==> inputs of run F <==
==> flow/design.v (excerpt) <==
module RISC (destinoWrWB,escribir,PCsrc,result,PCoutMEM,NReset,clk,alu_outMEM,WriteDataInMEM,datoMemOut,InstruccionIn,PCinIF,MemWriteInMEM);
Settings: LEC_CHECK=0, ABC_AREA=1, CAP_MARGIN=30, CELL_PAD_IN_SITES_DETAIL_PLACEMENT=2, CELL_PAD_IN_SITES_GLOBAL_PLACEMENT=2, CORE_MARGIN=2, CORE_UTILIZATION=70, GPL_ROUTABILITY_DRIVEN=1, GPL_TIMING_DRIVEN=0, MIN_ROUTING_LAYER=met2, PLACE_DENSITY_LB_ADDON=0.16, SLEW_MARGIN=30, TNS_END_PERCENT=15; clock period 8.0 ns.
run.sh (not shown) runs the stock make flow with config.mk's settings and CLKGATE_MAP_FILE=.
==> run K (differences from run F) <==
==> flow/config.mk (replaced) <==
export PLATFORM = sky130hd
export DESIGN_NAME = RISC
export DESIGN_NICKNAME = RISC
export VERILOG_FILES = /design/flow/design.v
export SDC_FILE = /design/flow/constraint.sdc
export NUM_CORES = 4
export LEC_CHECK = 0
export ABC_AREA = 1
export CAP_MARGIN = 20
export CORE_MARGIN = 2
export CORE_UTILIZATION = 72
export CTS_CLUSTER_DIAMETER = 397
export PLACE_DENSITY = 0.4
export SLEW_MARGIN = 20
==> flow/constraint.sdc (replaced) <==
create_clock -name core_clock -period 3.79 [get_ports {clk}]
set_input_delay 0.7580 -clock core_clock [delete_from_list [all_inputs] [get_ports {clk}]]
set_output_delay 0.7580 -clock core_clock [all_outputs]
set_load 0.01 [all_outputs]
==> results.yml <==
# physical design summary
outcome:
  status: "did not finish"
  haltStage: "global placement without I/O (3_1_place_gp_skip_io)"
  firstError: "[ERROR FLW-0024] Place density exceeds 1.0 (current PLACE_DENSITY_LB_ADDON =  0.16). Please check if the value of  PLACE_DENSITY_LB_ADDON is between 0 and 0.99."
floorplan:
  die-area_um2: 105000
  floorplanUtilization: 0.705
  fp.dieH_um: 324
  num_rows: 117
  fp.dieW_um: 324
synthesis:
  netlist_instances: 8844
  mux_share: 0.00990
-- figures above: run F

==> results.yml <==
# flow metrics
floorplan:
  floorplanUtilization: 0.727
  num_rows: 115
  die-area_um2: 102000
synthesis:
  mux_share: 0.00990
  netlist_instances: 8844
  top_cell: "o21ai_0"
timing:
  finalSetupViolCount: 14
  fin_ws_ns: -0.492
worst_setup_path:
  start_kind: "flip-flop"
power_and_ir_drop:
  p_per_area_nw_per_um2: 587
clock_tree:
  post_cts_buffers: 11
outcome:
  status: "finished with violations"
  so_faults: "negative setup slack"
-- figures above: run K


* * *

==> build 48: inputs <==
Starting RTL as in the previous note.
clock: 7.82 ns
lec_check: 0
abc_area: 1
cap_margin: 40
cell_pad_in_sites_detail_placement: 0
core_margin: 4
core_utilization: 46
cts_cluster_diameter: 365
gpl_routability_driven: 1
gpl_timing_driven: 0
max_routing_layer: met5
min_routing_layer: met2
setup_slack_margin: -0.2
slew_margin: 0
==> build 43 (differences from build 48) <==
==> flow/config.mk (replaced) <==
export PLATFORM = sky130hd
export DESIGN_NAME = RISC
export DESIGN_NICKNAME = RISC
export VERILOG_FILES = /design/flow/design.v
export SDC_FILE = /design/flow/constraint.sdc
export NUM_CORES = 4
export LEC_CHECK = 0
export CAP_MARGIN = 20
export CORE_MARGIN = 2
export CORE_UTILIZATION = 72
export CTS_CLUSTER_SIZE = 44
export PLACE_DENSITY = 0.65
export SLEW_MARGIN = 20
export TNS_END_PERCENT = 5
==> flow/constraint.sdc (replaced) <==
create_clock -name core_clock -period 3.7 [get_ports {clk}]
set_input_delay 0.7400 -clock core_clock [delete_from_list [all_inputs] [get_ports {clk}]]
set_output_delay 0.7400 -clock core_clock [all_outputs]
set_load 0.01 [all_outputs]
==> trial 60 (differences from build 48) <==
==> flow/config.mk (replaced) <==
export PLATFORM = sky130hd
export DESIGN_NAME = RISC
export DESIGN_NICKNAME = RISC
export VERILOG_FILES = /design/flow/design.v
export SDC_FILE = /design/flow/constraint.sdc
export NUM_CORES = 4
export LEC_CHECK = 0
export ABC_AREA = 1
export CAP_MARGIN = 20
export CORE_MARGIN = 2
export CORE_UTILIZATION = 71
export SLEW_MARGIN = 20
==> flow/constraint.sdc (replaced) <==
create_clock -name core_clock -period 4.94 [get_ports {clk}]
set_input_delay 0.9880 -clock core_clock [delete_from_list [all_inputs] [get_ports {clk}]]
set_output_delay 0.9880 -clock core_clock [all_outputs]
set_load 0.01 [all_outputs]
==> build 67 (differences from build 48) <==
==> flow/config.mk (replaced) <==
export PLATFORM = sky130hd
export DESIGN_NAME = RISC
export DESIGN_NICKNAME = RISC
export VERILOG_FILES = /design/flow/design.v
export SDC_FILE = /design/flow/constraint.sdc
export NUM_CORES = 4
export LEC_CHECK = 0
export CAP_MARGIN = 30
export CELL_PAD_IN_SITES_DETAIL_PLACEMENT = 0
export CORE_MARGIN = 2
export CORE_UTILIZATION = 69
export CTS_CLUSTER_DIAMETER = 365
export CTS_CLUSTER_SIZE = 13
export GPL_ROUTABILITY_DRIVEN = 0
export MAX_ROUTING_LAYER = met5
export MIN_ROUTING_LAYER = met1
export PLACE_DENSITY_LB_ADDON = 0.03
export SETUP_SLACK_MARGIN = 1.19
export SLEW_MARGIN = 20
==> flow/constraint.sdc (replaced) <==
create_clock -name core_clock -period 4.01 [get_ports {clk}]
set_input_delay 0.8020 -clock core_clock [delete_from_list [all_inputs] [get_ports {clk}]]
set_output_delay 0.8020 -clock core_clock [all_outputs]
set_load 0.01 [all_outputs]
==> flow_summary.json <==
{
  "common_cells": "o21ai_0, nand2_1, dfrtp_1",
  "grt-ovfl-total": 0,
  "globalRouteMet2Util_pct": 75.2,
  "place_ws_ps": 366,
  "place.gp.congestion": 1.06,
  "most_common_cell": "o21ai_0",
  "dp.cells": 10000,
  "status": "finished clean",
  "cts_hold_buf": 0,
  "synth_stat.cells": 8844
}
The numbers above come from trial 60.

==> flow_summary.json <==
{
  "status": "complete, but fails checks",
  "so_faults": "negative hold slack, negative setup slack",
  "common_cells": "dfrtp_1, nor2_1, a21oi_1",
  "synth_stat.cells": 6279,
  "cts_hold_buf": 0,
  "setup_slack_ps": -1510,
  "worst_hold_slack_ps": -17.6,
  "hold_viol": 5,
  "setup_viol_count_final": 18,
  "place_ws_ps": -1190
}
The numbers above come from build 67.

==> flow_summary.json <==
{
  "place_ws_ps": 1820,
  "htree_num_levels": 4,
  "globalRouteMet2Util_pct": 82.4,
  "grt-ovfl-total": 517,
  "error": "[ERROR GRT-0116] Global routing finished with congestion. Check the congestion regions in the DRC Viewer.",
  "netlist_instances": 8844,
  "haltStage": "global routing (5_1_grt)",
  "io-pin-count": 233,
  "status": "stopped before the end",
  "cts_hold_buf": 0,
  "dp.cells": 11200,
  "synth_stat.cells": 8844,
  "most_common_cell": "o21ai_0",
  "place.gp.congestion": 1.22
}
The numbers above come from build 48.

==> flow_summary.json <==
{
  "status": "complete, but fails checks",
  "so_faults": "negative setup slack",
  "power_switching_mw": 19.4,
  "synth_stat.cells": 6279,
  "comb_cells": 4192,
  "setup_viol_count_final": 20,
  "setup_slack_ps": -1460,
  "fin_area_um2": 78900,
  "common_cells": "dfrtp_1, nor2_1, a21oi_1",
  "most_common_cell": "dfrtp_1",
  "place.gp.congestion": 0.983,
  "htree_num_levels": 4,
  "area_dominant_class": "sequential cells",
  "grt-ovfl-total": 0,
  "place_ws_ps": -1470,
  "globalRouteMet2Util_pct": 73.8
}
The numbers above come from build 43.


* * *

==> trial 89 <==
Starting RTL as in the previous note.
clock: 8.0 ns
lec_check: 0
cap_margin: 20
cell_pad_in_sites_detail_placement: 2
core_margin: 2
core_utilization: 16
gpl_routability_driven: 0
min_routing_layer: met2
place_density_lb_addon: 0.16
slew_margin: 30
tns_end_percent: 15
==> build 68: changes against trial 89 <==
Settings changed: CELL_PAD_IN_SITES_DETAIL_PLACEMENT 2 to not set, CORE_UTILIZATION 16 to 40, GPL_ROUTABILITY_DRIVEN 0 to not set, MIN_ROUTING_LAYER met2 to not set, PLACE_DENSITY_LB_ADDON 0.16 to not set, SLEW_MARGIN 30 to 20, TNS_END_PERCENT 15 to not set.
==> flow/constraint.sdc (replaced) <==
create_clock -name core_clock -period 6.66 [get_ports {clk}]
set_input_delay 1.3320 -clock core_clock [delete_from_list [all_inputs] [get_ports {clk}]]
set_output_delay 1.3320 -clock core_clock [all_outputs]
set_load 0.01 [all_outputs]
==> trial 51: changes against trial 89 <==
Settings changed: CELL_PAD_IN_SITES_DETAIL_PLACEMENT 2 to not set, CORE_UTILIZATION 16 to 72, CTS_CLUSTER_SIZE set to 46, GPL_ROUTABILITY_DRIVEN 0 to not set, MIN_ROUTING_LAYER met2 to not set, PLACE_DENSITY set to 0.67, PLACE_DENSITY_LB_ADDON 0.16 to not set, SETUP_SLACK_MARGIN set to 0.92, SLEW_MARGIN 30 to 20, TNS_END_PERCENT 15 to not set.
==> flow/constraint.sdc (replaced) <==
create_clock -name core_clock -period 5.34 [get_ports {clk}]
set_input_delay 1.0680 -clock core_clock [delete_from_list [all_inputs] [get_ports {clk}]]
set_output_delay 1.0680 -clock core_clock [all_outputs]
set_load 0.01 [all_outputs]
==> build 76: changes against trial 89 <==
Settings changed: ABC_AREA set to 1, CELL_PAD_IN_SITES_DETAIL_PLACEMENT 2 to not set, CORE_UTILIZATION 16 to 72, CTS_CLUSTER_DIAMETER set to 160, GPL_ROUTABILITY_DRIVEN 0 to not set, MIN_ROUTING_LAYER met2 to not set, PLACE_DENSITY_LB_ADDON 0.16 to not set, SLEW_MARGIN 30 to 20, TNS_END_PERCENT 15 to not set.
==> flow/constraint.sdc (replaced) <==
create_clock -name core_clock -period 3.91 [get_ports {clk}]
set_input_delay 0.7820 -clock core_clock [delete_from_list [all_inputs] [get_ports {clk}]]
set_output_delay 0.7820 -clock core_clock [all_outputs]
set_load 0.01 [all_outputs]
==> comparison table <==
Met2 Routed Length: build 68 94170 um; trial 89 147900 um; build 76 -; trial 51 96220 um
Instance count along the most critical hold path: build 68 0; trial 89 0; build 76 -; trial 51 -
Post-CTS Hold Fix Bufs: build 68 0; trial 89 0; build 76 1; trial 51 0
Register share of total power: build 68 0.424; trial 89 0.398; build 76 -; trial 51 0.424
Cell Type Count: build 68 81; trial 89 81; build 76 61; trial 51 81
Core Density at Floorplan: build 68 0.4017; trial 89 0.1609; build 76 0.7267; trial 51 0.7238
Xor and xnor area share after synthesis: build 68 0.01817; trial 89 0.01817; build 76 0.01039; trial 51 0.01817
Hold_sp: build 68 regPC_IFtoID.r[26]; trial 89 regPC_IFtoID.r[3]; build 76 -; trial 51 -
Maximum vdd ir drop: build 68 0.0002925 V; trial 89 0.0002287 V; build 76 -; trial 51 0.0003818 V
Stages on worst setup path: build 68 21; trial 89 21; build 76 -; trial 51 23
Residual DRC: build 68 0; trial 89 0; build 76 -; trial 51 0
Power dissipated in sequential cells: build 68 12.8 mW; trial 89 10.9 mW; build 76 -; trial 51 16.1 mW
Total negative slack: build 68 0 ps; trial 89 0 ps; build 76 -; trial 51 0 ps
Power consumed by the clock network: build 68 8.88 mW; trial 89 8.62 mW; build 76 -; trial 51 10.4 mW
Status: build 68 no timing/DRC/antenna violations; trial 89 no timing/DRC/antenna violations; build 76 aborted with a tool error; trial 51 no timing/DRC/antenna violations
Failing step: build 68 -; trial 89 -; build 76 global routing (5_1_grt); trial 51 -
Number of logic gates: build 68 4192; trial 89 4192; build 76 -; trial 51 4192
Plain + repair buffers: build 68 375; trial 89 377; build 76 -; trial 51 494
Final worst hold slack: build 68 341.3 ps; trial 89 340.6 ps; build 76 -; trial 51 221.7 ps
Core box area: build 68 164400 um^2; trial 89 410500 um^2; build 76 98560 um^2; trial 51 91250 um^2
Number of cells produced by synthesis: build 68 6279; trial 89 6279; build 76 8844; trial 51 6279
Capture instance of the worst register-to-register path: build 68 regzero_EXtoMEM.r; trial 89 regzero_EXtoMEM.r; build 76 -; trial 51 regzero_EXtoMEM.r
Setup Skew: build 68 29.87 ps; trial 89 62.34 ps; build 76 -; trial 51 28.48 ps
Share of the final layout cell area in sequential cells: build 68 0.4727; trial 89 0.4431; build 76 -; trial 51 0.4740

* * *

==> wip/cedar <==
RISC again, from the RTL that the note above started with.
## RISC
module RISC (destinoWrWB,escribir,PCsrc,result,PCoutMEM,NReset,clk,alu_outMEM,WriteDataInMEM,datoMemOut,InstruccionIn,PCinIF,MemWriteInMEM);
Settings: LEC_CHECK=0, ABC_AREA=1, CAP_MARGIN=20, CELL_PAD_IN_SITES_DETAIL_PLACEMENT=1, CELL_PAD_IN_SITES_GLOBAL_PLACEMENT=2, CORE_ASPECT_RATIO=1.11, CORE_MARGIN=3, CORE_UTILIZATION=18, CTS_CLUSTER_DIAMETER=47, CTS_CLUSTER_SIZE=52, GPL_ROUTABILITY_DRIVEN=0, GPL_TIMING_DRIVEN=0, SETUP_SLACK_MARGIN=0.25, SLEW_MARGIN=40, TNS_END_PERCENT=20; clock period 4.6 ns.
==> wip/sierra: changes against wip/cedar <==
ABC_AREA = not set   (was 1)
CAP_MARGIN = 15   (was 20)
CELL_PAD_IN_SITES_DETAIL_PLACEMENT = not set   (was 1)
CELL_PAD_IN_SITES_GLOBAL_PLACEMENT = not set   (was 2)
CORE_ASPECT_RATIO = not set   (was 1.11)
CORE_MARGIN = 2   (was 3)
CORE_UTILIZATION = 72   (was 18)
CTS_CLUSTER_DIAMETER = not set   (was 47)
CTS_CLUSTER_SIZE = 44   (was 52)
GPL_ROUTABILITY_DRIVEN = not set   (was 0)
GPL_TIMING_DRIVEN = not set   (was 0)
PLACE_DENSITY = 0.65   (was not set)
SETUP_SLACK_MARGIN = not set   (was 0.25)
SLEW_MARGIN = 20   (was 40)
TNS_END_PERCENT = not set   (was 20)
==> flow/constraint.sdc (replaced) <==
create_clock -name core_clock -period 4.66 [get_ports {clk}]
set_input_delay 0.9320 -clock core_clock [delete_from_list [all_inputs] [get_ports {clk}]]
set_output_delay 0.9320 -clock core_clock [all_outputs]
set_load 0.01 [all_outputs]
==> results.json <==
{
  "antenna_found_initial": 48,
  "logic_gates": 5597,
  "status": "finished with violations",
  "post-route-min-period_ns": 4.78,
  "worst_slack_ns": -0.184,
  "finalSetupViolCount": 1,
  "areaGrowthSynthToFinish_pct": 26.4,
  "so_faults": "setup timing",
  "synth.top_cell.area_share": 0.479,
  "largestPowerGroup": "the clock network"
}
The numbers above come from wip/cedar.

==> results.json <==
{
  "fp_nets": 6509,
  "worstMarginPinSlew_ns": 1.21,
  "grt_busiest_layer": "met2",
  "comb_share": 0.366,
  "synth.top_cell.area_share": 0.519,
  "largestPowerGroup": "sequential cells",
  "areaGrowthSynthToFinish_pct": 17.1,
  "finalSetupViolCount": 1,
  "ys_sh_aoi": 0.135,
  "antenna_found_initial": 14,
  "status": "finished with violations",
  "clock.fmax_ghz": 0.185,
  "post-route-min-period_ns": 5.41,
  "logic_area_um2": 28300,
  "so_faults": "setup timing",
  "pre_cts_ws_ns": -0.710,
  "logic_gates": 4192,
  "final.setup.tns_ns": -0.745,
  "worst_slack_ns": -0.745
}
The numbers above come from wip/sierra.


* * *

==> ember: inputs <==
RISC again, from the RTL that the note above started with.
## RISC
module RISC (destinoWrWB,escribir,PCsrc,result,PCoutMEM,NReset,clk,alu_outMEM,WriteDataInMEM,datoMemOut,InstruccionIn,PCinIF,MemWriteInMEM);
Settings: LEC_CHECK=0, CAP_MARGIN=30, CELL_PAD_IN_SITES_DETAIL_PLACEMENT=0, CORE_MARGIN=2, CORE_UTILIZATION=72, CTS_CLUSTER_DIAMETER=365, CTS_CLUSTER_SIZE=13, GPL_ROUTABILITY_DRIVEN=0, MAX_ROUTING_LAYER=met5, MIN_ROUTING_LAYER=met1, PLACE_DENSITY_LB_ADDON=0.03, SETUP_SLACK_MARGIN=0.71, SLEW_MARGIN=35, TNS_END_PERCENT=5; clock period 4.9 ns.
==> maple (differences from ember) <==
ABC_AREA = 1   (was not set)
CAP_MARGIN = 20   (was 30)
CELL_PAD_IN_SITES_DETAIL_PLACEMENT = not set   (was 0)
CORE_UTILIZATION = 71   (was 72)
CTS_CLUSTER_DIAMETER = 360   (was 365)
CTS_CLUSTER_SIZE = not set   (was 13)
GPL_ROUTABILITY_DRIVEN = not set   (was 0)
MAX_ROUTING_LAYER = not set   (was met5)
MIN_ROUTING_LAYER = not set   (was met1)
PLACE_DENSITY_LB_ADDON = not set   (was 0.03)
SETUP_SLACK_MARGIN = 1.14   (was 0.71)
SLEW_MARGIN = 20   (was 35)
TNS_END_PERCENT = not set   (was 5)
==> flow/constraint.sdc (replaced) <==
create_clock -name core_clock -period 4.94 [get_ports {clk}]
set_input_delay 0.9880 -clock core_clock [delete_from_list [all_inputs] [get_ports {clk}]]
set_output_delay 0.9880 -clock core_clock [all_outputs]
set_load 0.01 [all_outputs]
==> pepper (differences from ember) <==
PLACE_DENSITY_LB_ADDON = 0.04   (was 0.03)
SETUP_SLACK_MARGIN = -0.38   (was 0.71)
TNS_END_PERCENT = not set   (was 5)
==> flow/constraint.sdc (replaced) <==
create_clock -name core_clock -period 3.99 [get_ports {clk}]
set_input_delay 0.7980 -clock core_clock [delete_from_list [all_inputs] [get_ports {clk}]]
set_output_delay 0.7980 -clock core_clock [all_outputs]
set_load 0.01 [all_outputs]
==> summary of the runs <==
- Of maple and ember, maple has the higher die size (gap 9.8%, measured against ember).
- Setup slack: pepper < ember < maple.
- Between pepper and maple, the lower clock power is in pepper (gap about 10%, measured against maple).
- First-iteration DRC count: maple is larger than ember (93%).
- Against pepper, the core utilization of maple is lower by 3.0 points.
- The lowest via count belongs to ember, the highest to maple.
- Of maple and ember, ember has the higher clock skew (gap 15 ps).
- pepper reached the layout checks and failed them: negative setup slack. maple finished clean. ember finished but fails on negative setup slack.
- Against ember, the sequential power of maple is lower by about 10%.
Power and IR drop assume default switching activity.
